Design RNG, start of the top module:
module RNG(
    input               CLK,
    input               RST,
    input               RND_IN,
    output reg [7:0]    OUT,
    output reg          WE,
    input               FULL
);
reg [7:0]           RND_DAT;
reg [2:0]           RND_SHIFT;
reg                 RND_CNT;
reg [15:0]          start;
reg                 tog;
reg                 rd;
reg                 rd_ok;
reg                 init;
reg [63:0]          l0_0;
reg [64:0]          l0_1;
reg [65:0]          l0_2;
reg [63:0]          l1_0;
reg [64:0]          l1_1;
reg [65:0]          l1_2;
reg [63:0]          l2_0;
reg [64:0]          l2_1;
reg [65:0]          l2_2;
reg [63:0]          l3_0;
reg [64:0]          l3_1;
reg [65:0]          l3_2;
reg [63:0]          l4_0;
reg [64:0]          l4_1;
reg [65:0]          l4_2;
reg [63:0]          l5_0;
reg [64:0]          l5_1;
reg [65:0]          l5_2;
reg [63:0]          l6_0;
reg [64:0]          l6_1;
reg [65:0]          l6_2;
reg [63:0]          l7_0;
reg [64:0]          l7_1;
reg [65:0]          l7_2;
reg [15:0]          i_cnt;
reg [3:0]           upd;
always @(posedge CLK)
begin
    if (!RST) begin
        rd_ok <= 0;
        i_cnt <= 0;
        init <= 0;
        upd <= 0;
        WE <= 0;
    end else begin
        if (init == 0) begin
            rd_ok <= 0;
            if (i_cnt == 208)
                init = 1;
            else if (rd == 1) begin
                rd_ok <= 1;
                i_cnt <= i_cnt + 1;
                case (i_cnt)
                    0:   l0_0[7:0]   <= RND_DAT;
                    1:   l0_0[15:8]  <= RND_DAT;
                    2:   l0_0[23:16] <= RND_DAT;
                    3:   l0_0[31:24] <= RND_DAT;
                    4:   l0_0[39:32] <= RND_DAT;
                    5:   l0_0[47:40] <= RND_DAT;
                    6:   l0_0[55:48] <= RND_DAT;
                    7:   l0_0[63:56] <= RND_DAT;
                    8:   l0_1[7:0]   <= RND_DAT;
                    9:   l0_1[15:8]  <= RND_DAT;
                    10:  l0_1[23:16] <= RND_DAT;
  ...
==> flow/config.mk <==
export PLATFORM = sky130hd
export DESIGN_NAME = RNG
export DESIGN_NICKNAME = RNG
export VERILOG_FILES = /design/flow/design.v
export SDC_FILE = /design/flow/constraint.sdc
export NUM_CORES = 4
export LEC_CHECK = 0
export CAP_MARGIN = 20
export CORE_MARGIN = 2
export CORE_UTILIZATION = 70
export CTS_CLUSTER_DIAMETER = 32
export CTS_CLUSTER_SIZE = 37
export PLACE_DENSITY = 0.6
export SETUP_SLACK_MARGIN = 0.37
export SLEW_MARGIN = 20
==> flow/constraint.sdc <==
create_clock -name core_clock -period 2.17 [get_ports {CLK}]
set_input_delay 0.4340 -clock core_clock [delete_from_list [all_inputs] [get_ports {CLK}]]
set_output_delay 0.4340 -clock core_clock [all_outputs]
set_load 0.01 [all_outputs]
run.sh (not shown) runs the stock make flow with config.mk's settings and CLKGATE_MAP_FILE=.
The first run completed, yet does not pass: negative setup slack.
Rerun with:
Settings changed: CORE_UTILIZATION 70 to 60, CTS_CLUSTER_DIAMETER 32 to unset, CTS_CLUSTER_SIZE 37 to unset, SETUP_SLACK_MARGIN 0.37 to unset.
Clock period 2.17 ns to 3.64 ns, I/O delays scaled along.
Now the flow passed the timing, DRC and antenna checks.
Design area went down by roughly a tenth.
Synthesized area stays the same.
Count of clock-buffer cells in the layout went down by 94.
Non-clock buffer count went down by 377.
Critical path depth went down by 4.
Maximum frequency went down by about a fifth.
Utilization went down by 23 points.
Rerun with:
Settings changed: CORE_UTILIZATION 60 to 66.
Clock period 3.64 ns to 2.02 ns, I/O delays scaled along.
With this change the flow produced a layout that fails on negative setup slack; cell count went up by 3.6%; fmax went up by 28%; synthesized area stays the same; worst setup slack gets worse by 0.90 ns; hold slack got worse by 0.16 ns; global-route usage went up by 3.9 points; register-to-register slack is worse by 0.90 ns; routed wire length came out higher by 2.3%; clock skew increases by 0.0061 ns; sequential power climbs by 80%; die area shrinks by 9.0%.
Rerun with:
Settings changed: CAP_MARGIN 20 to 15, CORE_UTILIZATION 66 to 72, CTS_CLUSTER_DIAMETER set to 353.
After rerunning: The new run completed and failed the layout checks on negative setup slack; core utilization climbs by 6.5 points; cell area drops by 0.88%; first-iteration DRC count climbs by 27%; wire length climbs by 4.9%; cell count drops by 1.7%; synthesized area stays the same; die area drops by 8.2%; worst setup slack is better by 0.022 ns; global-route usage climbs by 4.5 points; clock power drops by about 2%.
Rerun with:
Settings changed: CAP_MARGIN 15 to 20, CTS_CLUSTER_DIAMETER 353 to unset, CTS_CLUSTER_SIZE set to 42, PLACE_DENSITY 0.6 to unset.
Clock period 2.02 ns to 3.8 ns, I/O delays scaled along.
This time the run finished clean. Utilization drops by 6.5 points. Hold slack gets better by 0.29 ns. Worst setup slack is better by 1.2 ns. Critical path depth goes down by 2. Area after synthesis stays the same.

---

Starting RTL as in the previous note.
Settings: LEC_CHECK=0, CAP_MARGIN=15, CORE_ASPECT_RATIO=0.71, CORE_MARGIN=2, CORE_UTILIZATION=72, CTS_CLUSTER_DIAMETER=90, PLACE_DENSITY=0.6, SETUP_SLACK_MARGIN=-0.19, SLEW_MARGIN=20; clock period 2.02 ns.
The first run produced a layout that fails on negative setup slack.
Edit:
Settings changed: CAP_MARGIN 15 to 20, CORE_ASPECT_RATIO 0.71 to unset, CORE_UTILIZATION 72 to 9, CTS_CLUSTER_DIAMETER 90 to unset, SETUP_SLACK_MARGIN -0.19 to unset.
Clock period 2.02 ns to 5.61 ns, I/O delays scaled along.
With this change the flow completed without violations. Utilization fell by 73 points. Total power goes down by 63%. Fmax falls by 34%.
Edit:
Settings changed: CORE_UTILIZATION 9 to 70, PLACE_DENSITY 0.6 to unset.
Clock period 5.61 ns to 2.07 ns, I/O delays scaled along.
What happened:
- The new run finished but fails on negative setup slack
- global-route usage increases by 30 points
- sequential power went up to 2.7 times its value
- count of clock-buffer cells in the layout shrinks by 7
- total power rises to 2.7 times its value
- final cell count drops by 52%
- maximum frequency went up by 51%
- design area fell by 4.7%
- wire length grows by 2.5%
- critical path depth rose by 2

---

RNG again, from the RTL that the note above started with.
// RNG
module RNG(
    input               CLK,
    input               RST,
    input               RND_IN,
    output reg [7:0]    OUT,
    output reg          WE,
    input               FULL
);
reg [7:0]           RND_DAT;
reg [2:0]           RND_SHIFT;
reg                 RND_CNT;
reg [15:0]          start;
reg                 tog;
reg                 rd;
reg                 rd_ok;
reg                 init;
reg [63:0]          l0_0;
reg [64:0]          l0_1;
reg [65:0]          l0_2;
reg [63:0]          l1_0;
reg [64:0]          l1_1;
reg [65:0]          l1_2;
reg [63:0]          l2_0;
reg [64:0]          l2_1;
reg [65:0]          l2_2;
reg [63:0]          l3_0;
reg [64:0]          l3_1;
reg [65:0]          l3_2;
reg [63:0]          l4_0;
reg [64:0]          l4_1;
reg [65:0]          l4_2;
reg [63:0]          l5_0;
reg [64:0]          l5_1;
reg [65:0]          l5_2;
reg [63:0]          l6_0;
reg [64:0]          l6_1;
reg [65:0]          l6_2;
reg [63:0]          l7_0;
reg [64:0]          l7_1;
reg [65:0]          l7_2;
reg [15:0]          i_cnt;
reg [3:0]           upd;
always @(posedge CLK)
begin
    if (!RST) begin
        rd_ok <= 0;
        i_cnt <= 0;
        init <= 0;
  ...
make LEC_CHECK=0 CAP_MARGIN=20 CORE_MARGIN=2 CORE_UTILIZATION=72 CTS_CLUSTER_DIAMETER=93 PLACE_DENSITY=0.36 SETUP_SLACK_MARGIN=0.61 SLEW_MARGIN=20 finish   # period 2.47 ns
The first run reached the layout checks and failed them: setup timing.
Rerun with:
- CORE_UTILIZATION: 72 -> 40
- CTS_CLUSTER_DIAMETER: 93 -> not set
- PLACE_DENSITY: 0.36 -> 0.6
- SETUP_SLACK_MARGIN: 0.61 -> not set
- clock period: 2.47 -> 3.64 ns (I/O delays scaled with it)
Now the flow produced a clean layout.
Clock-buffer cell count climbs by 16.
Final area came out lower by 3.5%.
Total power fell by 31%.
Setup slack gets better by 0.55 ns.
Critical path depth drops by 2.
Maximum frequency decreases by 19%.
Rerun with:
- clock period: 3.64 -> 5.0 ns (I/O delays scaled with it)
Sequential share of layout area rises by 0.54 points.
Combinational power drops by a quarter to a third.
Clock power came out lower by a quarter to a third.
Die area is unchanged.
Setup slack gets better by 1.0 ns.
Global-route usage hardly moves.
Final cell count went down slightly.
Flip-flop count is unchanged.
Rerun with:
- SETUP_SLACK_MARGIN: not set -> 1.05
- clock period: 5.0 -> 3.64 ns (I/O delays scaled with it)
What happened:
- die area does not change
- fmax rises by 37%
- design area goes up by 3.4%
- via count rose by 1.6%
- count of clock-buffer cells in the layout climbs by 13
- non-clock buffer count rises by 158
- total power climbs by 37%
Rerun with:
- CORE_UTILIZATION: 40 -> 58
- PLACE_DENSITY: 0.6 -> not set
- SETUP_SLACK_MARGIN: 1.05 -> not set
- clock period: 3.64 -> 2.65 ns (I/O delays scaled with it)
Outcome:
- wire length went up by 0.44%
- first-iteration DRC count went up by 8.3%
- clock-buffer cell count went down by 11
- clock skew went down by 0.015 ns
Rerun with:
- CORE_UTILIZATION: 58 -> 70
- clock period: 2.65 -> 2.1 ns (I/O delays scaled with it)
The changed run finished but fails on setup timing.
Hold slack gains 0.13 ns.
Clock-buffer cell count shrinks by 13.
Worst setup slack loses 0.39 ns.
Global-route usage grows by 5.8 points.
Power grows by 23%.
Utilization grows by 16 points.
Sequential share of layout area shrinks by 1.9 points.
Clock power grows by 19%.

---

RNG again, from the RTL that the note above started with.
clock: 2.17 ns
lec_check: 0
cap_margin: 20
core_margin: 2
core_utilization: 65
cts_cluster_diameter: 32
place_density: 0.6
setup_slack_margin: 0.37
slew_margin: 20
tns_end_percent: 5
The baseline finished but failed the layout checks on negative setup slack.
==> next run, changes <==
- CAP_MARGIN: 20 -> 10
- CORE_UTILIZATION: 65 -> 40
- CTS_CLUSTER_DIAMETER: 32 -> unset
- SETUP_SLACK_MARGIN: 0.37 -> unset
- TNS_END_PERCENT: 5 -> unset
- clock period: 2.17 -> 2.16 ns (I/O delays scaled with it)
- The new run completed and failed the layout checks on negative setup slack
- worst setup slack gets better by 0.013 ns
- clock skew is lower by 0.010 ns
- first-iteration DRC count is lower by a quarter to a third
- critical path depth does not change
- total power is lower by about a fifth
- final cell count is higher by a little under a tenth
- die size is higher by well over a third
- global-route usage is lower by 13 points
- wire length is lower by a few percent
- maximum frequency is higher slightly
==> next run, changes <==
- ABC_AREA: unset -> 1
- CAP_MARGIN: 10 -> 20
- CORE_UTILIZATION: 40 -> 72
- CTS_CLUSTER_DIAMETER: unset -> 372
- clock period: 2.16 -> 2.02 ns (I/O delays scaled with it)
After rerunning: The new run finished but failed the layout checks on negative setup slack; worst hold slack gains 0.20 ns; power is higher by a few percent; worst setup slack is better by 0.19 ns; final area is lower by a few percent; combinational power increases by well over a third; critical path depth grows by 1; clock-buffer cell count came out higher by 8; wire length fell by a few percent.
==> next run, changes <==
- ABC_AREA: 1 -> unset
- CAP_MARGIN: 20 -> 15
- CTS_CLUSTER_DIAMETER: 372 -> 94
Result: The changed run produced a layout that fails on negative setup slack; sequential cell count stays the same; fmax goes down by 13%; worst setup slack loses 0.33 ns; final area goes up by 2.6%; clock skew barely changes; critical path depth goes down by 2; total power goes down by 2.9%; core utilization goes up by 3.1 points.
==> next run, changes <==
- ABC_AREA: unset -> 1
- CAP_MARGIN: 15 -> 20
- CORE_ASPECT_RATIO: unset -> 1.44
- CTS_CLUSTER_DIAMETER: 94 -> 372
- CTS_CLUSTER_SIZE: unset -> 10
- SETUP_SLACK_MARGIN: unset -> 0.42
Result:
- The changed run completed and failed the layout checks on negative setup slack
- non-clock buffer count fell by 13
- clock skew rose by 0.0032 ns
- power rose by 2.5%
- worst hold slack improved by 0.15 ns
- first-iteration DRC count fell by 15%
- via count hardly moves
- synthesized area rose by 0.38%
- critical path depth rose by 3
- wire length fell by 0.71%
- worst setup slack improved by 0.27 ns
==> next run, changes <==
- CAP_MARGIN: 20 -> 15
- CORE_ASPECT_RATIO: 1.44 -> 0.71
- CTS_CLUSTER_DIAMETER: 372 -> 370
- CTS_CLUSTER_SIZE: 10 -> 14
- GPL_ROUTABILITY_DRIVEN: unset -> 0
- PLACE_DENSITY: 0.6 -> unset
- PLACE_DENSITY_LB_ADDON: unset -> 0.06
- SETUP_SLACK_MARGIN: 0.42 -> 0.58
After rerunning:
- The new run finished with negative setup slack left
- clock power fell by 18%
- total power shrinks by 7.7%
- routed wire length falls by 2.0%
- register-to-register slack gains 0.08 ns
- via count is lower by 0.70%
- worst setup slack is better by 0.081 ns
- count of clock-buffer cells in the layout falls by 66
- cell area decreases by 3.7%
- critical path depth stays the same
- non-clock buffer count came out lower by 41
- die size barely changes
Power is estimated from default activity; no workload was simulated.
